## run.sh

```bash
#!/bin/bash
# the make line also repeats each setting of config.mk as NAME=value (left out here)
make -C /OpenROAD-flow-scripts/flow DESIGN_CONFIG=/design/flow/config.mk WORK_HOME=/design/flow/orfs CLKGATE_MAP_FILE= finish
```

## config.mk

```make
export PLATFORM = sky130hd
export DESIGN_NAME = sur
export DESIGN_NICKNAME = sur
export VERILOG_FILES = /design/flow/design.v
export SDC_FILE = /design/flow/constraint.sdc
export NUM_CORES = 4
export LEC_CHECK = 0
export CAP_MARGIN = 35
export CELL_PAD_IN_SITES_DETAIL_PLACEMENT = 1
export CELL_PAD_IN_SITES_GLOBAL_PLACEMENT = 1
export CORE_ASPECT_RATIO = 1.2
export CORE_MARGIN = 9
export CORE_UTILIZATION = 31
export CTS_CLUSTER_DIAMETER = 279
export GPL_ROUTABILITY_DRIVEN = 0
export HOLD_SLACK_MARGIN = 0.14
export MAX_ROUTING_LAYER = met5
export SLEW_MARGIN = 20
export TNS_END_PERCENT = 80
```

## design.v

```verilog
module surrounding(CLK,rst,EN,TRIG1,TRIG2,TRIG3,TRIG4,TRIG5,ECHO1,ECHO2,ECHO3,ECHO4,ECHO5,min,distance);
input CLK;                
input rst;                
input EN;                 
output reg [3:0] distance;
output reg TRIG1,TRIG2,TRIG3,TRIG4,TRIG5;          
input ECHO1,ECHO2,ECHO3,ECHO4,ECHO5;               
output reg [3:0] min;    
reg [24:0] count;
reg [24:0] count0,count1,count2,count3,count4,count5;
reg [24:0] countsg;
always @(posedge CLK)
begin
    if(rst)
    begin
        count<=0;
        TRIG1<=0;
        TRIG2<=0;
        TRIG3<=0;
        TRIG4<=0;
        TRIG5<=0;
    end
    else if(EN==1)
	 begin 
	     TRIG1<=0;
		  TRIG2<=0;
		  TRIG3<=0;
		  TRIG4<=0;
		  TRIG5<=0;
	 end
	 else if(EN==0)
	 begin
	     if(count==0|count==1)  
		  begin
		        TRIG1<=1;
		        TRIG2<=1;
		        TRIG3<=1;
		        TRIG4<=1;
		        TRIG5<=1;
				  count<=count+1;
		  end
		  else if(count==5000)         
		  begin 
		        TRIG1<=0;
		        TRIG2<=0;
		        TRIG3<=0;
		        TRIG4<=0;
		        TRIG5<=0;
		        count<=0;
		  end
		  else 
		  begin 
		        TRIG1<=0;
		        TRIG2<=0;
		        TRIG3<=0;
		        TRIG4<=0;
		        TRIG5<=0;
				  count<=count+1;
		  end
	  end
end
always @(posedge CLK)
if(rst)
begin
    count0<=0;
    count1<=0;
    count2<=0;
    count3<=0;
    count4<=0;
    count5<=0;
    min<=0;
    distance<=0;
end
else
begin
    if(count0==5000)
	 begin
	     count0<=0;
	     count1<=0;
		  count2<=0;
		  count3<=0;
		  count4<=0;
		  count5<=0;
		  min<=0;
    end	  
	 else
	 begin
		   count0<=count0+1;
	      if(ECHO1==1)
			begin 
				count1<=count1+1;
			end
			if(ECHO2==1)
			begin 
			count2<=count2+1;
			end
			if(ECHO3==1)
			begin 
			count3<=count3+1;
			end
			if(ECHO4==1)
			begin 
			count4<=count4+1;
			end
			if(ECHO5==1)
			begin 
				count5<=count5+1;
			end
	 end
	 if(ECHO1+ECHO2+ECHO3+ECHO4+ECHO5==4)
	 begin
	     if(count1>58&&count2>58&&count3>58&&count4>58&&count5>58)  
		  begin
		      min<=0;
				distance<=0;
        end
        else if(ECHO1==0)
        begin
            min<=1;
				distance<=count1*10/58;
        end
        else if(ECHO2==0)
        begin
            min<=2;
				distance<=count2*10/58;
        end
        else if(ECHO3==0)
        begin
            min<=3;
            distance<=count3*10/58;
		  end 
        else if(ECHO4==0)
        begin
            min<=4;
				distance<=count4*10/58;
        end
        else if(ECHO5==0)
        begin
            min<=5;
				distance<=count5*10/58;
        end			  
	 end
end
endmodule
module surrounding_driver(CLK,rst,CE20,EN,minsg,SG90);
input EN;                 
input [3:0] minsg;
output reg SG90;    
input CLK;                    
input rst;                    
input CE20;                   
reg [24:0] pwm;
reg [24:0] count;
always @(posedge CLK)
begin
	  if(rst) pwm<=0;
	  else if(CE20)
	  case(minsg)
		  0:begin pwm<=0; end
		  1:begin pwm<=40;  end
		  2:begin pwm<=60; end
		  3:begin pwm<=80; end
		  4:begin pwm<=100;end
		  5:begin pwm<=120; end
		  default: pwm<=0; 
	  endcase
end
always @(posedge CLK)
begin
     if(rst)
	  begin
	       count<=0;
	       SG90<=0;
	  end
     else if(count==1000)
	  begin
	       count<=0;
	  end
	  else if(count<pwm) 
	       begin 
			     SG90<=1;
				  count<=count+1;
			 end
	  else
	       begin
			     SG90<=0;
				  count<=count+1;
			 end
end
endmodule
module display_dis(clk,rst,distance,dig,seg);
input clk;
input rst;
input [3:0]distance;
output reg[3:0]dig;
output reg[6:0]seg;
reg[3:0]data1,data2;
reg[3:0]data;
reg q;
always@(posedge clk)
if(rst)
begin
data1<=0;data2<=0;
end
else
begin
data1<=distance%10;
data2<=distance/10;
end
always @(posedge clk)
if(rst)
begin
	q<=0;dig<=0;data<=0;
end
else
begin
	q<=q+1;
	case(q)
	1'd0 : begin dig<=4'b0001; data<=data1; end
	1'd1 : begin dig<=4'b0010; data<=data2; end
	endcase
end
always @(data)
begin 
	case(data)
   4'd0 : seg=7'b1111110;
   4'd1 : seg=7'b0110000;
   4'd2 : seg=7'b1101101;
   4'd3 : seg=7'b1111001;
   4'd4 : seg=7'b0110011;
   4'd5 : seg=7'b1011011;
   4'd6 : seg=7'b1011111;
   4'd7 : seg=7'b1110000;
   4'd8 : seg=7'b1111111;
   4'd9 : seg=7'b1111011;
   default : seg=7'b1111110;
   endcase
end
endmodule
module sur(
    input        CLK,
    input        rst,
    input        EN_sur,
    input        ECHO1,
    input        ECHO2,
    input        ECHO3,
    input        ECHO4,
    input        ECHO5,
    output       TRIG1,
    output       TRIG2,
    output       TRIG3,
    output       TRIG4,
    output       TRIG5,
    output       SG90,
    output [3:0] dig,
    output [6:0] seg,
    output [3:0] dis
);
wire [3:0] min;
wire [3:0] distance;
reg [24:0] count2;
reg        CLK2;
wire       CE20 = (count2 == 2000) && !CLK2;
always @(posedge CLK)
begin
    if (rst)
    begin
        count2 <= 0;
        CLK2   <= 0;
    end
    else if (count2 == 2000)
    begin
        count2 <= 0;
        CLK2   <= ~CLK2;
    end
    else
        count2 <= count2 + 1;
end
surrounding inst4(
    .CLK(CLK), .rst(rst), .EN(EN_sur),
    .TRIG1(TRIG1), .TRIG2(TRIG2), .TRIG3(TRIG3), .TRIG4(TRIG4), .TRIG5(TRIG5),
    .ECHO1(ECHO1), .ECHO2(ECHO2), .ECHO3(ECHO3), .ECHO4(ECHO4), .ECHO5(ECHO5),
    .min(min), .distance(distance)
);
surrounding_driver inst1(
    .CLK(CLK), .rst(rst), .CE20(CE20), .EN(EN_sur), .minsg(min), .SG90(SG90)
);
display_dis inst(
    .clk(CLK), .rst(rst), .distance(distance), .dig(dig), .seg(seg)
);
assign dis = distance;
endmodule
```

## constraint.sdc

```tcl
create_clock -name core_clock -period 18.5 [get_ports {CLK}]
set_input_delay 3.7000 -clock core_clock [delete_from_list [all_inputs] [get_ports {CLK}]]
set_output_delay 3.7000 -clock core_clock [all_outputs]
set_load 0.01 [all_outputs]
```

==> results.yml, run 1 <==
# synthesis and place-and-route metrics
floorplan:
  io_pins: 29
  rows: 116
  initial_core_util_pct: 31.5
  fp.dieW_um: 285
  die_h_um: 338
  die_area_sq_mm: 0.0962
  design.core.area_sq_mm: 0.0840
clocking:
  htreeDepth: 2
  clock_latency_ns: 0.57
  clockBufferDepth: 3
  cts_hold_buf: 0
  clk_pin_slew_ns: 0.06
  cts_buffers: 34
  numClockSinks: 256
  tritoncts: "yes"
  cts_root_buf: "clkbuf_16"
synth:
  synthArstFlopShare_pct: 0
  syn-cell-area_sq_mm: 0.0264
  synthMuxAreaShare_pct: 2.31
  synth.distinct_cells: 150
  edf_count: 0
  synth_stat.cells: 3396
  syn_inst: 3396
  ys_sh_aoi_pct: 26.4
  ys.flop_type: "dfxtp_1"
  yosys-top-cells-count: "nor2_1, nand2_1, ha_1, dfxtp_1, a21oi_1"
  synth_seq_share_pct: 19.4
  yosys_warnings: 4
  yosys.area.top_type: "dfxtp_1"
  synthTopCellsByArea: "dfxtp_1, ha_1, nor2_1, xor2_1, a21oi_1"
  synthTopLogicFamily: "AND-OR/OR-AND gates"
  syn_area_per_cell_sq_um: 7.79
  top_cell: "nor2_1"
  synth-seq-cells: 256
  ys_sh_adder_pct: 13.1
  synth_top_area_share_pct: 19.4
  synth.cellmix.xorXnorShare_pct: 10.1
  yosys_area_sq_mm: 0.0264
  simple_gate_share_pct: 24.3
setup_path:
  reg2reg_to: "inst4.distance[1]$_SDFFE_PP0P_"
  arrival_ns: 18.13
  crit_path_start: "ECHO4"
  path_depth: 59
  critical_path_required_ns: 19.00
  slowest_delay_ns: 0.57
  end_kind: "register"
  cp-endpoint: "inst4.distance[1]$_SDFFE_PP0P_"
  critPathLaunchType: "primary input"
  path_max_fanout: 16
  cp_top_family: "AND-OR/OR-AND gates"
  path_buffers: 6
  crit_path_frequent_cell: "buf_4"
  rr_startpoint: "inst4.count3[3]$_SDFFE_PP0P_"
  crit_type: "in -> reg"
  crit_path_top_delay_cell: "or4b_1"
  r2r_cells: 62
  rrSetupSlack_ns: 1.71
drt:
  drcViolationCount: 0
  num_vias: 25375
  ant_nets: 0
  dr.pass1.iters: 5
  wire_per_inst_um: 17.7
  drt_iter0_markers: 999
  routed_wl_um: 81500
  vias_per_cell: 5.52
final_timing:
  fin_ws_ns: 0.876
  setup_tns_ns: 0
  setup-violations-final: 0
  worstMarginPinSlew_ns: 0.849
  relSlewSlack_pct: 41.8
  min_period_ns: 17.62
  slew_violations: 0
  clock_skew_ns: 0.0206
  hold_viol_final: 0
  fmax_mhz: 56.7
  timing.final.crit_share_pct: 95.3
layout:
  nets: 3728
  stdcell_count: 4597
  num-fill-cells: 10175
  syn_to_final_growth_pct: 12.2
  comb_area_sq_mm: 0.0204
  ff_latch_area_sq_mm: 0.00512
  post-route-util_pct: 35.3
grt:
  grt_pass1_vias: 25602
  antenna_found_initial: 4
  grt_most_used_layer: "met2"
  met1_usage_pct: 21.4
  grt_pass1_wl_um: 136000
  grt_overflow: 0
  grt_usage_pct: 16.5
  grt_max_degree: 70
  use_met3_pct: 1.94
  groute.layer.met2.usage_pct: 29.2
status:
  status: "complete, no violations"
placed_design:
  pre_cts_slack_ns: -0.0655
  hpwlAfterDp_um: 63900
  io_buffers: 26
  placed_cells: 4525
min_path:
  hold_path_startpoint: "inst4.min[3]$_DFF_P_"
  holdPathStages: 2
  min_delay_worst_endpoint: "inst4.min[3]$_DFF_P_"
  hold_class: "reg -> reg"
job:
  maxCapViolCount: 0
  warnings: 40
## cell type report
type / count / share of cell area (%)
clock inverters: 11 / 0.565
diodes: 2 / 0.0169
multi-input cells: 2906 / 68.8
well taps: 1121 / 4.73
flip-flops and latches: 256 / 17.3
inverters: 98 / 1.24
repair buffers: 156 / 4.21
clock buffers: 47 / 3.17
## stage by stage
stage / hold slack, ns / cell area [sq um]
global placement: 0.434 / 28200
floorplan: 0.426 / 26400
CTS: 0.460 / 29300
global route: 0.483 / 29700
detailed placement: 0.447 / 28200
finish: 0.454 / 29700
## repair_timing
action	CTS	global route
endpoints found under the setup margin	0	3
gates resized	0	43
buffers inserted	0	11
## per-layer routing
metal | share of wire (%) | wire [um]
met5 | 0.021 | 17
met4 | 1.9 | 1510
met3 | 2.6 | 2090
met2 | 48 | 39300
met1 | 47 | 38600
==> inputs of run 2 (changes only) <==
- ABC_AREA: unset -> 1
- CAP_MARGIN: 35 -> 20
- CELL_PAD_IN_SITES_DETAIL_PLACEMENT: 1 -> unset
- CELL_PAD_IN_SITES_GLOBAL_PLACEMENT: 1 -> unset
- CORE_ASPECT_RATIO: 1.2 -> 1.77
- CORE_MARGIN: 9 -> 2
- CORE_UTILIZATION: 31 -> 71
- CTS_CLUSTER_DIAMETER: 279 -> unset
- GPL_ROUTABILITY_DRIVEN: 0 -> unset
- HOLD_SLACK_MARGIN: 0.14 -> unset
- MAX_ROUTING_LAYER: met5 -> unset
- PLACE_DENSITY: unset -> 0.36
- SETUP_SLACK_MARGIN: unset -> 1.52
- TNS_END_PERCENT: 80 -> unset
- clock period: 18.5 -> 12.7 ns (I/O delays scaled with it)
==> run 2 against run 1 <==
  * Synthesized cell count rose by 17%
  * Die area fell by 61%
  * Area after synthesis fell by 4.7%
  * The run now fails in 5_1_grt
==> results.yml, run 2 <==
# yosys + openroad results
synth:
  synthArstFlopShare_pct: 0
  synth.cellmix.xorXnorShare_pct: 4.21
  synth-seq-cells: 256
  synth_seq_share_pct: 20.3
  synth_top_area_share_pct: 20.3
  ys.flop_type: "dfxtp_1"
  syn-cell-area_sq_mm: 0.0252
  syn_area_per_cell_sq_um: 6.35
  synthTopCellsByArea: "dfxtp_1, nand2_1, ha_1, inv_1, nor2_1"
  synthMuxAreaShare_pct: 0
  yosys_area_sq_mm: 0.0252
  ys_sh_adder_pct: 13.5
  yosys-top-cells-count: "nand2_1, inv_1, nor2_1, a21oi_1, nand3_1"
  synth.distinct_cells: 69
  syn_inst: 3968
  yosys_warnings: 4
  ys_sh_aoi_pct: 13.6
  simple_gate_share_pct: 38.2
  yosys.area.top_type: "dfxtp_1"
  synth_stat.cells: 3968
  synthTopLogicFamily: "simple AND/OR/NAND/NOR gates"
  top_cell: "nand2_1"
  edf_count: 0
floorplan:
  initial_core_util_pct: 72.1
  die_h_um: 255
  die_area_sq_mm: 0.0371
  rows: 91
  io_pins: 29
  fp.dieW_um: 146
  design.core.area_sq_mm: 0.0350
clocking:
  cts_root_buf: "clkbuf_16"
  numClockSinks: 256
  cts_buffers: 25
  htreeDepth: 1
  clockBufferDepth: 3
  cts_hold_buf: 0
placed_design:
  place_congestion: 1.08
  hpwlAfterDp_um: 63500
  place_area_sq_mm: 0.0268
  io_buffers: 26
  pre_cts_slack_ns: -1.42
  placed_cells: 4522
status:
  haltStage: "5_1_grt"
  status: "aborted with a tool error"
  tool.error: "[ERROR GRT-0232] Routing congestion too high. Check the congestion heatmap in the GUI."
grt:
  grt_usage_pct: 79.7
  grt_overflow: 405
-- run 2: metal layers --
metal / overflow / GRT usage [%]
met2: 250 / 99.6
met1: 6 / 73.2
met3: 22 / 65.0
met5: 4 / 38.2
met4: 123 / 86.9
-- run 2: metrics by stage --
step	hold WS, ns	util, %
floorplan	0.417	-
detailed placement	0.439	76.6
global placement	0.429	76.6
CTS	0.454	83.0
-- run 2: repair_timing --
| action | CTS |
|---|---|
| pin swaps | 160 |
| setup buffers | 48 |
| resized | 266 |
| gates cloned | 1 |
| endpoints found under the setup margin | 4 |
==> inputs of run 3 (changes only) <==
- ABC_AREA: 1 -> unset
- CAP_MARGIN: 20 -> 15
- CORE_ASPECT_RATIO: 1.77 -> 0.59
- CORE_MARGIN: 2 -> 4
- CORE_UTILIZATION: 71 -> 32
- CTS_CLUSTER_DIAMETER: unset -> 279
- MAX_ROUTING_LAYER: unset -> met4
- PLACE_DENSITY: 0.36 -> unset
- PLACE_DENSITY_LB_ADDON: unset -> 0.16
- SETUP_SLACK_MARGIN: 1.52 -> 1.93
- TNS_END_PERCENT: unset -> 30
- clock period: 12.7 -> 39.2 ns (I/O delays scaled with it)
==> run 3 against run 2 <==
  * The run now finishes clean
  * Area after synthesis grew 5.0%
  * Die area grew 140%
  * Synthesized cell count shrank 14%
==> results.yml, run 3 <==
# synthesis and place-and-route metrics
status:
  status: "complete, no violations"
clocking:
  numClockSinks: 256
  cts-resized-gates: 0
  clock_latency_ns: 0.64
  cts_hold_buf: 0
  cts_root_buf: "clkbuf_16"
  htreeDepth: 1
  tritoncts: "yes"
  clockBufferDepth: 3
  cts_buffers: 30
  clk_pin_slew_ns: 0.06
  cts_setup_buffers: 0
synth:
  yosys-top-cells-count: "nor2_1, nand2_1, ha_1, dfxtp_1, a21oi_1"
  synthMuxAreaShare_pct: 2.31
  top_cell: "nor2_1"
  synthTopLogicFamily: "AND-OR/OR-AND gates"
  synth_stat.cells: 3396
  synthArstFlopShare_pct: 0
  synth_top_area_share_pct: 19.4
  syn_inst: 3396
  synth.cellmix.xorXnorShare_pct: 10.1
  syn_area_per_cell_sq_um: 7.79
  edf_count: 0
  simple_gate_share_pct: 24.3
  synthTopCellsByArea: "dfxtp_1, ha_1, nor2_1, xor2_1, a21oi_1"
  yosys.area.top_type: "dfxtp_1"
  synth-seq-cells: 256
  syn-cell-area_sq_mm: 0.0264
  yosys_area_sq_mm: 0.0264
  yosys_warnings: 4
  ys_sh_adder_pct: 13.1
  synth_seq_share_pct: 19.4
  ys.flop_type: "dfxtp_1"
  synth.distinct_cells: 150
  ys_sh_aoi_pct: 26.4
setup_path:
  rr_startpoint: "inst4.count5[1]$_SDFFE_PP0P_"
  cp_top_family: "AND-OR/OR-AND gates"
  critical_path_required_ns: 39.76
  slowest_delay_ns: 0.71
  end_kind: "register"
  crit_path_start: "ECHO2"
  crit_path_top_delay_cell: "xnor2_1"
  critPathLaunchType: "primary input"
  r2r_cells: 57
  crit_path_frequent_cell: "a21oi_1"
  reg2reg_to: "inst4.distance[1]$_SDFFE_PP0P_"
  cp-endpoint: "inst4.distance[1]$_SDFFE_PP0P_"
  arrival_ns: 25.43
  path_depth: 53
  rrSetupSlack_ns: 19.94
  path_buffers: 4
  path_max_fanout: 48
  crit_type: "in -> reg"
floorplan:
  rows: 80
  io_pins: 29
  fp.dieW_um: 382
  die_area_sq_mm: 0.0875
  die_h_um: 229
  initial_core_util_pct: 32.5
  design.core.area_sq_mm: 0.0814
drt:
  dr.pass1.iters: 5
  n_antenna_cell: 0
  ant_nets: 0
  wire_per_inst_um: 18.0
  drcViolationCount: 0
  routed_wl_um: 80700
  vias_per_cell: 5.56
  num_vias: 24879
  drt_iter0_markers: 2528
layout:
  ff_latch_area_sq_mm: 0.00512
  finalInstanceArea_sq_mm: 0.0285
  syn_to_final_growth_pct: 7.74
  nets: 3618
  comb_area_sq_mm: 0.0202
  num-fill-cells: 8571
  stdcell_count: 4472
final_timing:
  hold_viol_final: 0
  min_period_ns: 24.87
  relSlewSlack_pct: 22.7
  timing.final.crit_share_pct: 63.5
  clock_skew_ns: 0.0304
  fmax_mhz: 40.2
  setup-violations-final: 0
  grt_setup_unrepaired: "false"
  setup_tns_ns: 0
  worstMarginPinSlew_ns: 1.15
  slew_violations: 0
min_path:
  hold_class: "reg -> reg"
  holdPathStages: 1
  min_delay_worst_endpoint: "inst1.count[0]$_SDFF_PP0_"
  hold_path_startpoint: "inst1.count[0]$_SDFF_PP0_"
grt:
  grt_max_degree: 61
  met1_usage_pct: 31.1
  grt_pass1_vias: 22031
  antenna_found_initial: 0
  grt_most_used_layer: "met1"
  grt_overflow: 0
  groute.layer.met2.usage_pct: 20.7
  grt_pass1_wl_um: 129000
  use_met3_pct: 4.43
  grt_usage_pct: 18.4
job:
  maxCapViolCount: 0
  warnings: 40
placed_design:
  place_congestion: 0.936
  hpwlAfterDp_um: 63300
  place_area_sq_mm: 0.0275
  io_buffers: 26
  placed_cells: 4417
run 3: layer usage:
layer / vias to the layer above / share of wire [%]
met4: 0 / 1.2
li1: 12535 / -
met2: 728 / 33
met5: - / 0
met1: 11555 / 58
met3: 61 / 8.0
run 3: final cells by class:
type,count,area share [%]
well taps,1107,4.86
clock inverters,15,0.487
multi-input cells,2906,70.9
repair buffers,50,1.48
inverters,98,1.29
flip-flops and latches,256,18.0
clock buffers,40,3.01
run 3: stage by stage:
stage / utilization [%] / setup WS [ns] / hold slack [ns]
final: 35.0 / 14.33 / 0.479
after floorplan: - / 18.49 / 0.426
after global routing: 35.0 / 12.99 / 0.502
after CTS: 35.0 / 14.75 / 0.481
after global placement: 33.8 / 14.26 / 0.456
after detailed placement: 33.8 / 14.13 / 0.465
==> inputs of run 4 (changes only) <==
- ABC_AREA: unset -> 1
- CORE_ASPECT_RATIO: 0.59 -> 0.92
- CORE_MARGIN: 4 -> 2
- CORE_UTILIZATION: 32 -> 70
- PLACE_DENSITY: unset -> 0.6
- PLACE_DENSITY_LB_ADDON: 0.16 -> unset
- TNS_END_PERCENT: 30 -> 80
- clock period: 39.2 -> 16.5 ns (I/O delays scaled with it)
==> run 4 against run 3 <==
  * Final cell count is 1.1% higher
  * Register-to-register slack worse by 17 ns
  * Die area down 57%
  * Worst setup slack got worse by 12 ns
  * Utilization increased by 44 points
  * Largest cell class unchanged
  * Highest routed layer unchanged
==> results.yml, run 4 <==
# synthesis and place-and-route metrics
synth:
  synthTopCellsByArea: "dfxtp_1, nand2_1, ha_1, inv_1, nor2_1"
  yosys.area.top_type: "dfxtp_1"
  synth_stat.cells: 3968
  ys_sh_aoi_pct: 13.6
  yosys-top-cells-count: "nand2_1, inv_1, nor2_1, a21oi_1, nand3_1"
  synthMuxAreaShare_pct: 0
  edf_count: 0
  syn_inst: 3968
  syn-cell-area_sq_mm: 0.0252
  ys.flop_type: "dfxtp_1"
  synth.cellmix.xorXnorShare_pct: 4.21
  synth.distinct_cells: 69
  ys_sh_adder_pct: 13.5
  synthTopLogicFamily: "simple AND/OR/NAND/NOR gates"
  yosys_warnings: 4
  simple_gate_share_pct: 38.2
  top_cell: "nand2_1"
  synth_top_area_share_pct: 20.3
  synth-seq-cells: 256
  synth_seq_share_pct: 20.3
  synthArstFlopShare_pct: 0
  yosys_area_sq_mm: 0.0252
  syn_area_per_cell_sq_um: 6.35
final_timing:
  slew_violations: 0
  worstMarginPinSlew_ns: 1.04
  min_period_ns: 14.53
  relSlewSlack_pct: 30.3
  finalHoldWorstSlack_ns: 0.454
  fmax_mhz: 68.8
  hold_viol_final: 0
  setup_tns_ns: 0
  grt_setup_unrepaired: "false"
  setup-violations-final: 0
  fin_ws_ns: 1.97
  clock_skew_ns: 0.0190
  timing.final.crit_share_pct: 88.1
setup_path:
  arrival_ns: 15.00
  path_depth: 104
  path_max_fanout: 13
  critical_path_required_ns: 16.97
  reg2reg_to: "inst4.distance[0]$_SDFFE_PP0P_"
  rr_startpoint: "inst4.count5[1]$_SDFFE_PP0P_"
  crit_path_top_delay_cell: "a21oi_4"
  path_buffers: 14
  r2r_cells: 112
  crit_path_start: "ECHO4"
  crit_type: "in -> reg"
  slowest_delay_ns: 0.30
  end_kind: "register"
  critPathLaunchType: "primary input"
  rrSetupSlack_ns: 2.83
  cp_top_family: "simple AND/OR/NAND/NOR gates"
  cp-endpoint: "inst4.distance[0]$_SDFFE_PP0P_"
layout:
  nets: 4300
  num-fill-cells: 2596
  finalInstanceArea_sq_mm: 0.0279
  syn_to_final_growth_pct: 10.9
  stdcell_count: 4522
  post-route-util_pct: 78.9
floorplan:
  die_h_um: 186
  design.core.area_sq_mm: 0.0354
  io_pins: 29
  initial_core_util_pct: 71.1
  rows: 66
  fp.dieW_um: 202
  die_area_sq_mm: 0.0375
clocking:
  cts_root_buf: "clkbuf_16"
  htreeDepth: 1
  cts_hold_buf: 0
  clockBufferDepth: 3
  numClockSinks: 256
  clk_pin_slew_ns: 0.06
  clock_latency_ns: 0.59
  tritoncts: "yes"
  cts_buffers: 28
min_path:
  hold_path_startpoint: "inst1.count[0]$_SDFF_PP0_"
  hold_class: "reg -> reg"
  min_delay_worst_endpoint: "inst1.count[0]$_SDFF_PP0_"
  holdPathStages: 1
grt:
  grt_overflow: 0
  grt_pass1_vias: 25302
  grt_pass1_wl_um: 118000
  antenna_found_initial: 2
  grt_usage_pct: 38.4
  grt_max_degree: 70
drt:
  num_vias: 27194
  drt_iter0_markers: 2951
  wire_per_inst_um: 16.5
  vias_per_cell: 6.01
  ant_nets: 0
  dr.pass1.iters: 9
  drcViolationCount: 0
  routed_wl_um: 74700
job:
  warnings: 42
  maxCapViolCount: 0
placed_design:
  hpwlAfterDp_um: 55200
  place_congestion: 1.03
  place_area_sq_mm: 0.0258
  placed_cells: 4426
  io_buffers: 26
  pre_cts_slack_ns: 0.930
status:
  status: "complete, no violations"
[run 4: area by class of cell]
type	instances	area [sq um]	area share [%]
antenna	1	2.50	0.00896
sequential	256	5120	18.3
inverter	600	2280	8.17
clock inverter	16	246	0.882
tap	476	596	2.13
clock buffer	35	767	2.75
timing repair buffer	79	732	2.62
multi-input combinational	3058	18200	65.1
timing repair inverter	1	5.00	0.0179
[run 4: routing by layer]
layer | wire length [um] | global-route usage [%] | up-vias | share of wire (%)
met5 | 0 | - | - | 0
met4 | 2850 | 13.2 | 0 | 3.8
met3 | 6170 | 5.09 | 257 | 8.3
met2 | 34100 | 63.6 | 1299 | 46
met1 | 31500 | 48.3 | 12353 | 42
li1 | - | - | 13285 | -
[run 4: what timing repair did]
| item | 4_1_cts | 5_1_grt |
|---|---|---|
| gates cloned | 1 | 2 |
| pin swaps | 0 | 84 |
| gates resized | 7 | 196 |
| buffers inserted | 2 | 39 |
| setup endpoints to repair | 2 | 4 |
==> inputs of run 5 (changes only) <==
- ABC_AREA: 1 -> unset
- CAP_MARGIN: 15 -> 20
- CORE_ASPECT_RATIO: 0.92 -> unset
- CORE_UTILIZATION: 70 -> 40
- CTS_CLUSTER_DIAMETER: 279 -> unset
- CTS_CLUSTER_SIZE: unset -> 93
- PLACE_DENSITY: 0.6 -> unset
- SETUP_SLACK_MARGIN: 1.93 -> unset
- SLEW_MARGIN: 20 -> 5
- TNS_END_PERCENT: 80 -> unset
- clock period: 16.5 -> 25.0 ns (I/O delays scaled with it)
==> run 5 against run 4 <==
  * Still clean
  * Hold slack better by 0.021 ns
  * First-iteration DRC count down 39%
  * Sequential cell count unchanged
  * Final area up 1.4%
  * Wire length down 7.3%
  * Worst setup slack better by 1.4 ns
  * Critical endpoint is now inst4.distance[1]$_SDFFE_PP0P_
==> results.yml, run 5 <==
# synthesis and place-and-route metrics
status:
  status: "complete, no violations"
synth:
  syn_area_per_cell_sq_um: 7.79
  synth_stat.cells: 3396
  ys_sh_adder_pct: 13.1
  ys.flop_type: "dfxtp_1"
  synth_seq_share_pct: 19.4
  synthTopLogicFamily: "AND-OR/OR-AND gates"
  top_cell: "nor2_1"
  synth_top_area_share_pct: 19.4
  synthArstFlopShare_pct: 0
  synth.cellmix.xorXnorShare_pct: 10.1
  ys_sh_aoi_pct: 26.4
  synth.distinct_cells: 150
  syn_inst: 3396
  synthMuxAreaShare_pct: 2.31
  edf_count: 0
  yosys.area.top_type: "dfxtp_1"
  simple_gate_share_pct: 24.3
  syn-cell-area_sq_mm: 0.0264
  yosys_warnings: 4
  synth-seq-cells: 256
  yosys-top-cells-count: "nor2_1, nand2_1, ha_1, dfxtp_1, a21oi_1"
  yosys_area_sq_mm: 0.0264
  synthTopCellsByArea: "dfxtp_1, ha_1, nor2_1, xor2_1, a21oi_1"
floorplan:
  design.core.area_sq_mm: 0.0656
  initial_core_util_pct: 40.3
  die_h_um: 261
  fp.dieW_um: 261
  rows: 94
  die_area_sq_mm: 0.0682
  io_pins: 29
setup_path:
  rrSetupSlack_ns: 6.12
  critPathLaunchType: "primary input"
  rr_startpoint: "inst4.count5[1]$_SDFFE_PP0P_"
  path_depth: 55
  slowest_delay_ns: 0.71
  arrival_ns: 22.15
  critical_path_required_ns: 25.54
  reg2reg_to: "inst4.distance[1]$_SDFFE_PP0P_"
  crit_path_top_delay_cell: "xnor2_1"
  crit_type: "in -> reg"
  path_max_fanout: 60
  crit_path_start: "ECHO3"
  cp_top_family: "AND-OR/OR-AND gates"
  r2r_cells: 57
  path_buffers: 5
  cp-endpoint: "inst4.distance[1]$_SDFFE_PP0P_"
  end_kind: "register"
final_timing:
  timing.final.crit_share_pct: 86.4
  hold_viol_final: 0
  min_period_ns: 21.60
  setup_tns_ns: 0
  slew_violations: 0
  worstMarginPinSlew_ns: 1.04
  relSlewSlack_pct: 30.4
  setup-violations-final: 0
  fmax_mhz: 46.3
  grt_setup_unrepaired: "false"
  clock_skew_ns: 0.0230
clocking:
  numClockSinks: 256
  clockBufferDepth: 3
  clock_latency_ns: 0.62
  cts_root_buf: "clkbuf_16"
  cts_hold_buf: 0
  clk_pin_slew_ns: 0.06
  cts_buffers: 30
  cts_setup_buffers: 0
  tritoncts: "yes"
  cts-resized-gates: 0
  htreeDepth: 1
placed_design:
  hpwlAfterDp_um: 52700
  placed_cells: 4174
  io_buffers: 26
  place_congestion: 0.922
job:
  maxCapViolCount: 0
  warnings: 40
drt:
  num_vias: 24586
  drcViolationCount: 0
  n_antenna_cell: 0
  routed_wl_um: 69300
  drt_iter0_markers: 1808
  ant_nets: 0
  vias_per_cell: 5.81
  wire_per_inst_um: 16.4
  dr.pass1.iters: 6
layout:
  syn_to_final_growth_pct: 7.09
  nets: 3619
  stdcell_count: 4230
  num-fill-cells: 6682
grt:
  antenna_found_initial: 0
  grt_pass1_vias: 22438
  grt_overflow: 0
  grt_max_degree: 86
  grt_usage_pct: 20.4
  grt_pass1_wl_um: 115000
min_path:
  hold_class: "reg -> reg"
  min_delay_worst_endpoint: "inst4.count0[0]$_SDFF_PP0_"
  holdPathStages: 1
  hold_path_startpoint: "inst4.count0[0]$_SDFF_PP0_"
==> run 5: through the flow <==
step	setup WS [ns]	cell area, sq um	hold WS [ns]	utilization, %
2_1_floorplan	7.13	26400	0.426	-
3_3_place_gp	3.15	27200	0.455	41.4
3_5_place_dp	2.87	27200	0.467	41.4
4_1_cts	3.43	28300	0.482	43.1
5_1_grt	2.06	28300	0.509	43.2
6_report	3.40	28300	0.476	43.2
==> run 5: final cells by class <==
cell class | instances | area [sq um] | area share, %
Timing Repair Buffer | 51 | 428 | 1.51
Sequential cell | 256 | 5120 | 18.1
Clock inverter | 17 | 275 | 0.972
Clock buffer | 38 | 861 | 3.04
Multi-Input combinational cell | 2906 | 20200 | 71.3
Inverter | 98 | 368 | 1.30
Tap cell | 864 | 1080 | 3.82
==> run 5: per-layer routing <==
metal  track usage [%]  wire, um  share of wire, %
met5                 -         0                 0
met4              4.75      1580               2.3
met3              1.78      2810               4.1
met2              31.1     29700                43
met1              29.0     35200                51
==> inputs of run 6 (changes only) <==
- CORE_UTILIZATION: 40 -> 11
- CTS_CLUSTER_SIZE: 93 -> unset
- MAX_ROUTING_LAYER: met4 -> unset
- SLEW_MARGIN: 5 -> 20
- clock period: 25.0 -> 32.3 ns (I/O delays scaled with it)
==> run 6 against run 5 <==
  * Final area increased by 9.9%
  * Clock skew increased by 0.0034 ns
  * Worst setup slack improved by 5.5 ns
  * Global-route usage is 15 points lower
  * Hold slack improved by 0.0056 ns
  * Sequential share of layout area down 1.6 points
  * Wire length up 7.0%
  * Critical path depth stayed put
  * Highest routed layer unchanged
==> results.yml, run 6 <==
# synthesis and place-and-route metrics
clocking:
  cts-resized-gates: 0
  numClockSinks: 256
  htreeDepth: 1
  clk_pin_slew_ns: 0.06
  cts_setup_buffers: 0
  clockBufferDepth: 3
  cts_hold_buf: 0
  cts_buffers: 31
  clock_latency_ns: 0.62
  tritoncts: "yes"
  cts_root_buf: "clkbuf_16"
setup_path:
  critical_path_required_ns: 32.85
  crit_path_start: "ECHO3"
  reg2reg_to: "inst4.distance[1]$_SDFFE_PP0P_"
  end_kind: "register"
  cp_top_family: "AND-OR/OR-AND gates"
  path_buffers: 5
  slowest_delay_ns: 0.68
  crit_type: "in -> reg"
  arrival_ns: 23.91
  path_max_fanout: 60
  critPathLaunchType: "primary input"
  rrSetupSlack_ns: 13.23
  crit_path_top_delay_cell: "a2111oi_1"
  path_depth: 55
  rr_startpoint: "inst4.count3[3]$_SDFFE_PP0P_"
  r2r_cells: 57
  cp-endpoint: "inst4.distance[1]$_SDFFE_PP0P_"
layout:
  syn_to_final_growth_pct: 17.7
  num-fill-cells: 27443
  nets: 3618
final_timing:
  hold_viol_final: 0
  fmax_mhz: 42.8
  min_period_ns: 23.36
  grt_setup_unrepaired: "false"
  worstMarginPinSlew_ns: 1.07
  clock_skew_ns: 0.0264
  relSlewSlack_pct: 28.5
  setup_tns_ns: 0
  timing.final.crit_share_pct: 72.3
  setup-violations-final: 0
  slew_violations: 0
drt:
  highest_layer: "met4"
  n_antenna_cell: 0
  dr.pass1.iters: 6
  wl_met1_um: 35700
  routed_wl_um: 74100
  num_vias: 25415
  vias_per_cell: 3.88
  ant_nets: 0
  met3_length_um: 3590
  drcViolationCount: 0
  wire_per_inst_um: 11.3
  drt_iter0_markers: 1805
  route.met2.wl_um: 33600
grt:
  grt_pass1_vias: 23584
  grt_overflow: 0
  grt_pass1_wl_um: 122000
  grt_usage_pct: 5.74
  antenna_found_initial: 1
  grt_max_degree: 86
floorplan:
  die_h_um: 494
  initial_core_util_pct: 11.0
  design.core.area_sq_mm: 0.240
  rows: 180
  fp.dieW_um: 494
  die_area_sq_mm: 0.244
  io_pins: 29
synth:
  yosys.area.top_type: "dfxtp_1"
  ys_sh_adder_pct: 13.1
  top_cell: "nor2_1"
  edf_count: 0
  synthTopCellsByArea: "dfxtp_1, ha_1, nor2_1, xor2_1, a21oi_1"
  syn-cell-area_sq_mm: 0.0264
  yosys_warnings: 4
  synth.cellmix.xorXnorShare_pct: 10.1
  synthTopLogicFamily: "AND-OR/OR-AND gates"
  yosys-top-cells-count: "nor2_1, nand2_1, ha_1, dfxtp_1, a21oi_1"
  synth_seq_share_pct: 19.4
  yosys_area_sq_mm: 0.0264
  synth.distinct_cells: 150
  synth-seq-cells: 256
  synth_top_area_share_pct: 19.4
  ys_sh_aoi_pct: 26.4
  synth_stat.cells: 3396
  synthMuxAreaShare_pct: 2.31
  syn_inst: 3396
  syn_area_per_cell_sq_um: 7.79
  synthArstFlopShare_pct: 0
  ys.flop_type: "dfxtp_1"
  simple_gate_share_pct: 24.3
min_path:
  holdPathStages: 1
  hold_path_startpoint: "inst1.count[0]$_SDFF_PP0_"
  min_delay_worst_endpoint: "inst1.count[0]$_SDFF_PP0_"
  hold_class: "reg -> reg"
status:
  status: "complete, no violations"
placed_design:
  io_buffers: 26
  place_congestion: 0.889
  hpwlAfterDp_um: 57600
job:
  warnings: 40
  maxCapViolCount: 0
## run 6: final cells by class
class                   instances  area (sq um)  area share, %
well taps                    3185          3990           12.8
multi-input cells            2906         20200           64.9
repair buffers                 49           413           1.33
flip-flops and latches        256          5120           16.5
inverters                      98           368           1.18
clock buffers                  44           915           2.94
clock inverters                12           114          0.366
## run 6: layer usage
| layer | GRT usage [%] | vias to the layer above |
|---|---|---|
| met2 | 9.61 | 654 |
| met3 | 0.606 | 90 |
| li1 | - | 12530 |
| met1 | 7.97 | 12141 |
| met5 | 0 | - |
| met4 | 1.01 | 0 |
## run 6: per-stage QoR
stage	utilization (%)	setup WS (ns)	instance area [sq um]	cells	hold slack (ns)
floorplan	-	12.97	26400	3397	0.426
global placement	12.5	8.54	30100	6494	0.453
detailed placement	12.5	8.25	30100	6494	0.470
CTS	13.0	8.89	31100	6550	0.484
global route	13.0	7.51	31100	6550	0.494
finish	13.0	8.94	31100	6550	0.481
==> inputs of run 7 (changes only) <==
- ABC_AREA: unset -> 1
- CORE_UTILIZATION: 11 -> 71
- SETUP_SLACK_MARGIN: unset -> 1.4
- clock period: 32.3 -> 17.0 ns (I/O delays scaled with it)
==> run 7 against run 6 <==
  * First-iteration DRC count rose by 33%
  * Count of clock-buffer cells in the layout fell by 8
  * Via count rose by 5.7%
  * Critical path type unchanged
  * Critical path depth rose by 53
  * Area after synthesis fell by 4.7%
  * Utilization rose by 65 points
  * Sequential share of layout area rose by 2.5 points
==> results.yml, run 7 <==
# synthesis and place-and-route metrics
status:
  status: "complete, no violations"
floorplan:
  die_h_um: 192
  die_area_sq_mm: 0.0370
  design.core.area_sq_mm: 0.0347
  io_pins: 29
  fp.dieW_um: 192
  rows: 68
  initial_core_util_pct: 72.6
min_path:
  min_delay_worst_endpoint: "count2[0]$_SDFF_PP0_"
  hold_path_startpoint: "count2[0]$_SDFF_PP0_"
  hold_class: "reg -> reg"
  holdPathStages: 1
setup_path:
  slowest_delay_ns: 0.26
  cp-endpoint: "inst4.distance[0]$_SDFFE_PP0P_"
  end_kind: "register"
  crit_path_frequent_cell: "nand2_1"
  crit_path_top_delay_cell: "buf_12"
  crit_path_start: "ECHO4"
  path_depth: 108
  path_max_fanout: 41
  critical_path_required_ns: 17.47
  crit_type: "in -> reg"
  arrival_ns: 15.03
  reg2reg_to: "inst4.distance[0]$_SDFFE_PP0P_"
  rrSetupSlack_ns: 3.73
  critPathLaunchType: "primary input"
  r2r_cells: 116
  rr_startpoint: "inst4.count5[1]$_SDFFE_PP0P_"
  path_buffers: 15
  cp_top_family: "simple AND/OR/NAND/NOR gates"
synth:
  syn-cell-area_sq_mm: 0.0252
  synthMuxAreaShare_pct: 0
  synthTopLogicFamily: "simple AND/OR/NAND/NOR gates"
  synthArstFlopShare_pct: 0
  simple_gate_share_pct: 38.2
  synth_seq_share_pct: 20.3
  ys_sh_adder_pct: 13.5
  yosys_area_sq_mm: 0.0252
  ys.flop_type: "dfxtp_1"
  syn_area_per_cell_sq_um: 6.35
  synth_top_area_share_pct: 20.3
  top_cell: "nand2_1"
  synth-seq-cells: 256
  synthTopCellsByArea: "dfxtp_1, nand2_1, ha_1, inv_1, nor2_1"
  yosys_warnings: 4
  yosys-top-cells-count: "nand2_1, inv_1, nor2_1, a21oi_1, nand3_1"
  edf_count: 0
  syn_inst: 3968
  ys_sh_aoi_pct: 13.6
  synth.cellmix.xorXnorShare_pct: 4.21
  synth.distinct_cells: 69
  yosys.area.top_type: "dfxtp_1"
  synth_stat.cells: 3968
placed_design:
  place_congestion: 0.994
  pre_cts_slack_ns: 1.19
  hpwlAfterDp_um: 54800
  placed_cells: 4405
  io_buffers: 26
grt:
  grt_max_degree: 58
  grt_pass1_vias: 25003
  antenna_found_initial: 0
  grt_overflow: 0
  grt_pass1_wl_um: 116000
  grt_usage_pct: 37.7
clocking:
  cts_root_buf: "clkbuf_16"
  numClockSinks: 256
  clock_latency_ns: 0.59
  clockBufferDepth: 3
  tritoncts: "yes"
  htreeDepth: 1
  cts_buffers: 29
  clk_pin_slew_ns: 0.06
  cts_hold_buf: 0
final_timing:
  hold_viol_final: 0
  fmax_mhz: 68.7
  grt_setup_unrepaired: "false"
  finalHoldWorstSlack_ns: 0.451
  timing.final.crit_share_pct: 85.7
  setup_tns_ns: 0
  setup-violations-final: 0
  relSlewSlack_pct: 29.4
  clock_skew_ns: 0.0256
  slew_violations: 0
  fin_ws_ns: 2.43
  worstMarginPinSlew_ns: 1.04
  min_period_ns: 14.57
drt:
  routed_wl_um: 71900
  n_antenna_cell: 0
  drcViolationCount: 0
  wire_per_inst_um: 16.1
  ant_nets: 0
  vias_per_cell: 6.01
  dr.pass1.iters: 7
  drt_iter0_markers: 2398
  num_vias: 26864
layout:
  nets: 4267
  stdcell_count: 4468
  comb_area_sq_mm: 0.0175
  num-fill-cells: 2648
  syn_to_final_growth_pct: 7.11
  ff_latch_area_sq_mm: 0.00512
job:
  maxCapViolCount: 0
  warnings: 42
==> run 7: layout make-up <==
type / instances / area share (%)
multi-input combinational: 3058 / 65.0
timing repair inverter: 2 / 0.0371
clock inverter: 17 / 0.821
sequential: 256 / 19.0
timing repair buffer: 44 / 1.74
clock buffer: 36 / 2.93
inverter: 600 / 8.37
tap: 455 / 2.11
==> run 7: repair_timing <==
action                     CTS  global route
gates resized                0            27
buffers inserted             0             6
setup endpoints to repair    0             3
==> run 7: stage by stage <==
stage | instance area, sq um | utilization [%]
floorplan | 25200 | -
global placement | 25800 | 74.3
detailed placement | 25800 | 74.3
CTS | 26800 | 77.2
global route | 27000 | 77.7
finish | 27000 | 77.7
==> run 7: metal layers <==
metal  track usage, %  part of all wire, %  vias to the layer above
met5                0                    0                        -
met3             5.56                  8.1                      244
met1             46.8                   42                    12194
met2             64.6                   46                     1204
li1                 -                    -                    13222
met4             16.9                  4.5                        0
==> inputs of run 8 (changes only) <==
- CORE_UTILIZATION: 71 -> 72
- CTS_CLUSTER_DIAMETER: unset -> 374
- CTS_CLUSTER_SIZE: unset -> 80
- PLACE_DENSITY_LB_ADDON: unset -> 0.01
- SETUP_SLACK_MARGIN: 1.4 -> unset
- clock period: 17.0 -> 12.3 ns (I/O delays scaled with it)
==> run 8 against run 7 <==
  * The run now fails in 5_1_grt
  * Synthesized cell count is the same
  * Area after synthesis is the same
  * Die area shrank 1.4%
==> results.yml, run 8 <==
# yosys + openroad results
status:
  status: "aborted with a tool error"
  haltStage: "5_1_grt"
placed_design:
  hpwlAfterDp_um: 57700
  pre_cts_slack_ns: -1.38
  place_area_sq_mm: 0.0267
  place_congestion: 1.10
  io_buffers: 26
synth:
  synth.cellmix.xorXnorShare_pct: 4.21
  synth.distinct_cells: 69
  syn-cell-area_sq_mm: 0.0252
  synthTopLogicFamily: "simple AND/OR/NAND/NOR gates"
  synthTopCellsByArea: "dfxtp_1, nand2_1, ha_1, inv_1, nor2_1"
  synth-seq-cells: 256
  ys_sh_aoi_pct: 13.6
  syn_inst: 3968
  ys.flop_type: "dfxtp_1"
  synthArstFlopShare_pct: 0
  yosys_area_sq_mm: 0.0252
  synth_top_area_share_pct: 20.3
  syn_area_per_cell_sq_um: 6.35
  synth_stat.cells: 3968
  yosys_warnings: 4
  top_cell: "nand2_1"
  yosys-top-cells-count: "nand2_1, inv_1, nor2_1, a21oi_1, nand3_1"
  synthMuxAreaShare_pct: 0
  ys_sh_adder_pct: 13.5
  yosys.area.top_type: "dfxtp_1"
  synth_seq_share_pct: 20.3
  edf_count: 0
  simple_gate_share_pct: 38.2
floorplan:
  io_pins: 29
  fp.dieW_um: 191
  die_area_sq_mm: 0.0365
  initial_core_util_pct: 72.9
  design.core.area_sq_mm: 0.0345
  die_h_um: 191
  rows: 68
clocking:
  cts_buffers: 7
  cts_root_buf: "clkbuf_16"
  htreeDepth: 1
  clockBufferDepth: 3
  numClockSinks: 256
==> run 8: through the flow <==
step / TNS (ns) / instances
after floorplan: 0 / 3969
after global placement: -1.26 / 4513
after detailed placement: -4.06 / 4513
after CTS: -0.0579 / 4550
==> run 8: repair_timing <==
action,CTS
gates resized,144
pin swaps,56
setup buffers,28
cloned,1
hold buffers,0
setup endpoints to repair,3
==> inputs of run 9 (changes only) <==
- ABC_AREA: 1 -> unset
- CTS_CLUSTER_DIAMETER: 374 -> unset
- CTS_CLUSTER_SIZE: 80 -> 98
- PLACE_DENSITY_LB_ADDON: 0.01 -> unset
- clock period: 12.3 -> 26.4 ns (I/O delays scaled with it)
==> run 9 against run 8 <==
  * The run now finishes clean
  * Area after synthesis rose by 5.0%
  * Die area is 4.9% higher
  * Synthesized cell count is 14% lower
==> results.yml, run 9 <==
# synthesis and place-and-route metrics
layout:
  nets: 3612
  comb_area_sq_mm: 0.0202
  ff_latch_area_sq_mm: 0.00512
  num-fill-cells: 2681
  syn_to_final_growth_pct: 4.82
floorplan:
  initial_core_util_pct: 72.8
  fp.dieW_um: 196
  io_pins: 29
  die_h_um: 196
  design.core.area_sq_mm: 0.0363
  die_area_sq_mm: 0.0383
  rows: 70
final_timing:
  timing.final.crit_share_pct: 85.1
  setup_tns_ns: 0
  worstMarginPinSlew_ns: 1.12
  grt_setup_unrepaired: "false"
  min_period_ns: 22.47
  slew_violations: 0
  fmax_mhz: 44.5
  clock_skew_ns: 0.0122
  fin_ws_ns: 3.93
  relSlewSlack_pct: 25.5
  hold_viol_final: 0
  setup-violations-final: 0
setup_path:
  rr_startpoint: "inst4.count5[1]$_SDFFE_PP0P_"
  rrSetupSlack_ns: 7.17
  path_max_fanout: 36
  arrival_ns: 22.95
  critPathLaunchType: "primary input"
  crit_type: "in -> reg"
  slowest_delay_ns: 0.91
  end_kind: "register"
  reg2reg_to: "inst4.distance[0]$_SDFFE_PP0P_"
  r2r_cells: 58
  critical_path_required_ns: 26.87
  crit_path_start: "ECHO3"
  path_depth: 55
  cp_top_family: "AND-OR/OR-AND gates"
  cp-endpoint: "inst4.distance[0]$_SDFFE_PP0P_"
  path_buffers: 3
  crit_path_top_delay_cell: "xnor2_1"
clocking:
  cts_hold_buf: 0
  clk_pin_slew_ns: 0.06
  clockBufferDepth: 3
  cts_buffers: 29
  numClockSinks: 256
  clock_latency_ns: 0.59
  tritoncts: "yes"
  htreeDepth: 1
  cts_setup_buffers: 0
  cts-resized-gates: 0
  cts_root_buf: "clkbuf_16"
drt:
  routed_wl_um: 72600
  drt_iter0_markers: 2273
  vias_per_cell: 6.85
  dr.pass1.iters: 6
  num_vias: 26233
  ant_nets: 0
  drcViolationCount: 0
  wire_per_inst_um: 19.0
synth:
  ys.flop_type: "dfxtp_1"
  synthTopCellsByArea: "dfxtp_1, ha_1, nor2_1, xor2_1, a21oi_1"
  syn-cell-area_sq_mm: 0.0264
  yosys.area.top_type: "dfxtp_1"
  synth-seq-cells: 256
  yosys-top-cells-count: "nor2_1, nand2_1, ha_1, dfxtp_1, a21oi_1"
  yosys_area_sq_mm: 0.0264
  ys_sh_adder_pct: 13.1
  synth_stat.cells: 3396
  syn_inst: 3396
  simple_gate_share_pct: 24.3
  top_cell: "nor2_1"
  synth_top_area_share_pct: 19.4
  yosys_warnings: 4
  synthArstFlopShare_pct: 0
  ys_sh_aoi_pct: 26.4
  synthTopLogicFamily: "AND-OR/OR-AND gates"
  synth_seq_share_pct: 19.4
  synth.distinct_cells: 150
  synth.cellmix.xorXnorShare_pct: 10.1
  edf_count: 0
  syn_area_per_cell_sq_um: 7.79
  synthMuxAreaShare_pct: 2.31
status:
  status: "complete, no violations"
placed_design:
  pre_cts_slack_ns: 3.93
  io_buffers: 26
  hpwlAfterDp_um: 54000
  place_congestion: 1.03
grt:
  grt_pass1_vias: 25020
  grt_usage_pct: 36.6
  grt_overflow: 0
  grt_max_degree: 90
  antenna_found_initial: 2
  grt_pass1_wl_um: 120000
min_path:
  hold_class: "reg -> reg"
  holdPathStages: 2
  min_delay_worst_endpoint: "inst4.min[3]$_DFF_P_"
  hold_path_startpoint: "inst4.min[3]$_DFF_P_"
job:
  maxCapViolCount: 0
  warnings: 42
[run 9: cell type report]
class                           instances  share of cell area [%]
Tap cell                              468                    2.11
Inverter                               98                    1.33
Multi-Input combinational cell       2906                    72.8
Clock inverter                         13                   0.731
Antenna cell                            1                 0.00903
Clock buffer                           41                    3.11
Timing Repair Buffer                   45                    1.38
Sequential cell                       256                    18.5
[run 9: through the flow]
stage | instance area, sq um | instances | utilization, % | hold WS [ns]
CTS | 27700 | 3827 | 76.2 | 0.467
finish | 27700 | 3828 | 76.3 | 0.474
detailed placement | 26600 | 3773 | 73.3 | 0.453
global route | 27700 | 3827 | 76.3 | 0.518
global placement | 26600 | 3773 | 73.3 | 0.447
floorplan | 26400 | 3397 | - | 0.426
[run 9: routing by layer]
layer  GRT usage [%]  up-vias  wire [um]
li1                -    12531          -
met1            45.6    12366      30400
met3            4.07      216       4580
met2            64.8     1120      34900
met5               0        -          0
met4            14.0        0       2680
==> inputs of run 10 (changes only) <==
- ABC_AREA: unset -> 1
- CTS_CLUSTER_SIZE: 98 -> unset
- PLACE_DENSITY_LB_ADDON: unset -> 0.01
- SETUP_SLACK_MARGIN: unset -> 1.0
- clock period: 26.4 -> 14.0 ns (I/O delays scaled with it)
==> run 10 against run 9 <==
  * Now fails the layout checks on setup timing
  * Worst setup slack lost 4.7 ns
  * Sequential cell count is the same
  * Final cell count grew 18%
  * Utilization grew 5.8 points
  * Critical path type unchanged
  * Largest cell class unchanged
==> results.yml, run 10 <==
# synthesis and place-and-route metrics
floorplan:
  rows: 68
  die_h_um: 191
  design.core.area_sq_mm: 0.0345
  initial_core_util_pct: 72.9
  io_pins: 29
  fp.dieW_um: 191
  die_area_sq_mm: 0.0365
clocking:
  htreeDepth: 1
  clock_latency_ns: 0.58
  cts_root_buf: "clkbuf_16"
  clk_pin_slew_ns: 0.06
  numClockSinks: 256
  tritoncts: "yes"
  cts_buffers: 29
  cts_hold_buf: 0
  clockBufferDepth: 3
grt:
  grt_pass1_wl_um: 123000
  grt_overflow: 0
  grt_most_used_layer: "met2"
  grt_max_degree: 58
  use_met3_pct: 7.03
  grt_usage_pct: 40.5
  antenna_found_initial: 2
  met1_usage_pct: 46.8
  grt_pass1_vias: 26124
  groute.layer.met2.usage_pct: 72.4
setup_path:
  critical_path_required_ns: 14.50
  rr_startpoint: "inst4.count5[3]$_SDFFE_PP0P_"
  arrival_ns: 15.29
  path_buffers: 16
  reg2reg_to: "inst4.distance[0]$_SDFFE_PP0P_"
  crit_path_top_delay_cell: "o21ai_2"
  rrSetupSlack_ns: -0.39
  slowest_delay_ns: 0.26
  critPathLaunchType: "primary input"
  end_kind: "register"
  crit_type: "in -> reg"
  crit_path_start: "ECHO3"
  crit_path_frequent_cell: "nand2_2"
  r2r_cells: 112
  path_depth: 105
  path_max_fanout: 10
  cp-endpoint: "inst4.distance[0]$_SDFFE_PP0P_"
  cp_top_family: "simple AND/OR/NAND/NOR gates"
drt:
  drt_iter0_markers: 3003
  dr.pass1.iters: 8
  wire_per_inst_um: 18.4
  ant_nets: 0
  vias_per_cell: 6.28
  routed_wl_um: 83300
  num_vias: 28426
  drcViolationCount: 0
job:
  warnings: 41
  maxCapViolCount: 0
synth:
  synthArstFlopShare_pct: 0
  synthMuxAreaShare_pct: 0
  yosys.area.top_type: "dfxtp_1"
  ys_sh_aoi_pct: 13.6
  syn_area_per_cell_sq_um: 6.35
  syn-cell-area_sq_mm: 0.0252
  yosys_area_sq_mm: 0.0252
  edf_count: 0
  synthTopCellsByArea: "dfxtp_1, nand2_1, ha_1, inv_1, nor2_1"
  simple_gate_share_pct: 38.2
  yosys_warnings: 4
  top_cell: "nand2_1"
  synth_stat.cells: 3968
  yosys-top-cells-count: "nand2_1, inv_1, nor2_1, a21oi_1, nand3_1"
  synth_top_area_share_pct: 20.3
  synth-seq-cells: 256
  synth.distinct_cells: 69
  synthTopLogicFamily: "simple AND/OR/NAND/NOR gates"
  synth.cellmix.xorXnorShare_pct: 4.21
  ys.flop_type: "dfxtp_1"
  synth_seq_share_pct: 20.3
  syn_inst: 3968
  ys_sh_adder_pct: 13.5
final_timing:
  setup-violations-final: 2
  relSlewSlack_pct: 12.9
  fin_ws_ns: -0.791
  finalHoldWorstSlack_ns: 0.449
  clock_skew_ns: 0.0333
  fmax_mhz: 67.6
  timing.final.crit_share_pct: 106
  worstMarginPinSlew_ns: 1.27
  hold_viol_final: 0
  min_period_ns: 14.79
  slew_violations: 0
  grt_setup_unrepaired: "true"
status:
  violations: "setup timing"
  status: "failed layout checks"
layout:
  finalInstanceArea_sq_mm: 0.0284
  syn_to_final_growth_pct: 12.5
  nets: 4326
  num-fill-cells: 2256
placed_design:
  place_congestion: 1.05
  pre_cts_slack_ns: -0.389
  place_area_sq_mm: 0.0259
  hpwlAfterDp_um: 56300
  io_buffers: 26
min_path:
  hold_class: "reg -> reg"
  holdPathStages: 1
  hold_path_startpoint: "count2[0]$_SDFF_PP0_"
  min_delay_worst_endpoint: "count2[0]$_SDFF_PP0_"
[run 10: timing repair]
action | in CTS | in global routing
buffers inserted | 19 | 38
endpoints found under the setup margin | 3 | 4
gates resized | 75 | 182
cloned | 2 | 0
pin swaps | 20 | 98
[run 10: per-layer routing]
layer  vias up  wire, um
met1     12966     30700
met3       482      8020
met5         -        58
li1      13366         -
met4         4      5360
met2      1608     39100
[run 10: final cells by class]
class                           count  area (sq um)  share of cell area (%)
Clock buffer                       40           827                    2.92
Antenna cell                        2          5.00                  0.0176
Tap cell                          455           569                    2.01
Timing Repair inverter              1          5.00                  0.0176
Clock inverter                     13           210                   0.741
Multi-Input combinational cell   3058         18400                    64.8
Sequential cell                   256          5120                    18.1
Inverter                          600          2290                    8.08
Timing Repair Buffer              104           943                    3.33
[run 10: stage by stage]
| stage | std cells | utilization [%] | TNS [ns] |
|---|---|---|---|
| finish | 4529 | 82.1 | -1.33 |
| global route | 4527 | 82.1 | -5.15 |
| CTS | 4489 | 79.1 | 0 |
| detailed placement | 4415 | 74.9 | -0.618 |
| global placement | 4415 | 74.9 | 0 |
| floorplan | 3969 | - | 0 |
==> inputs of run 11 (changes only) <==
- CAP_MARGIN: 20 -> 15
- CORE_ASPECT_RATIO: unset -> 1.75
- CTS_CLUSTER_DIAMETER: unset -> 279
- MAX_ROUTING_LAYER: unset -> met4
- SETUP_SLACK_MARGIN: 1.0 -> 3.57
- TNS_END_PERCENT: unset -> 40
- clock period: 14.0 -> 12.3 ns (I/O delays scaled with it)
==> run 11 against run 10 <==
  * Area after synthesis unchanged
  * The run now fails in 5_1_grt
  * Synthesized cell count did not move
  * Die area up 0.16%
==> results.yml, run 11 <==
# yosys + openroad results
synth:
  synth_stat.cells: 3968
  syn-cell-area_sq_mm: 0.0252
  ys_sh_aoi_pct: 13.6
  synthTopCellsByArea: "dfxtp_1, nand2_1, ha_1, inv_1, nor2_1"
  yosys-top-cells-count: "nand2_1, inv_1, nor2_1, a21oi_1, nand3_1"
  ys_sh_adder_pct: 13.5
  synth_top_area_share_pct: 20.3
  yosys_warnings: 4
  synth_seq_share_pct: 20.3
  synthArstFlopShare_pct: 0
  syn_area_per_cell_sq_um: 6.35
  synth.cellmix.xorXnorShare_pct: 4.21
  synth-seq-cells: 256
  yosys.area.top_type: "dfxtp_1"
  synthTopLogicFamily: "simple AND/OR/NAND/NOR gates"
  top_cell: "nand2_1"
  simple_gate_share_pct: 38.2
  ys.flop_type: "dfxtp_1"
  syn_inst: 3968
  yosys_area_sq_mm: 0.0252
  edf_count: 0
  synth.distinct_cells: 69
  synthMuxAreaShare_pct: 0
floorplan:
  design.core.area_sq_mm: 0.0345
  io_pins: 29
  fp.dieW_um: 145
  die_h_um: 251
  initial_core_util_pct: 73.1
  die_area_sq_mm: 0.0366
  rows: 90
status:
  tool.error: "[ERROR GRT-0232] Routing congestion too high. Check the congestion heatmap in the GUI."
  haltStage: "5_1_grt"
  status: "aborted with a tool error"
placed_design:
  io_buffers: 26
  place_area_sq_mm: 0.0266
  placed_cells: 4509
  pre_cts_slack_ns: -1.62
  hpwlAfterDp_um: 62400
  place_congestion: 1.13
clocking:
  htreeDepth: 1
  cts_root_buf: "clkbuf_16"
  numClockSinks: 256
  clockBufferDepth: 3
  cts_buffers: 25
grt:
  grt_overflow: 279
  grt_usage_pct: 79.6
-- run 11: metal layers --
layer / overflow / track usage [%]
met4: 95 / 84.7
met1: 15 / 73.6
met3: 21 / 62.3
met5: - / -
met2: 148 / 97.3
-- run 11: repair_timing --
action,in CTS
cloned,2
pin swaps,150
buffers inserted,36
hold buffers,0
endpoints found under the setup margin,4
gates resized,278
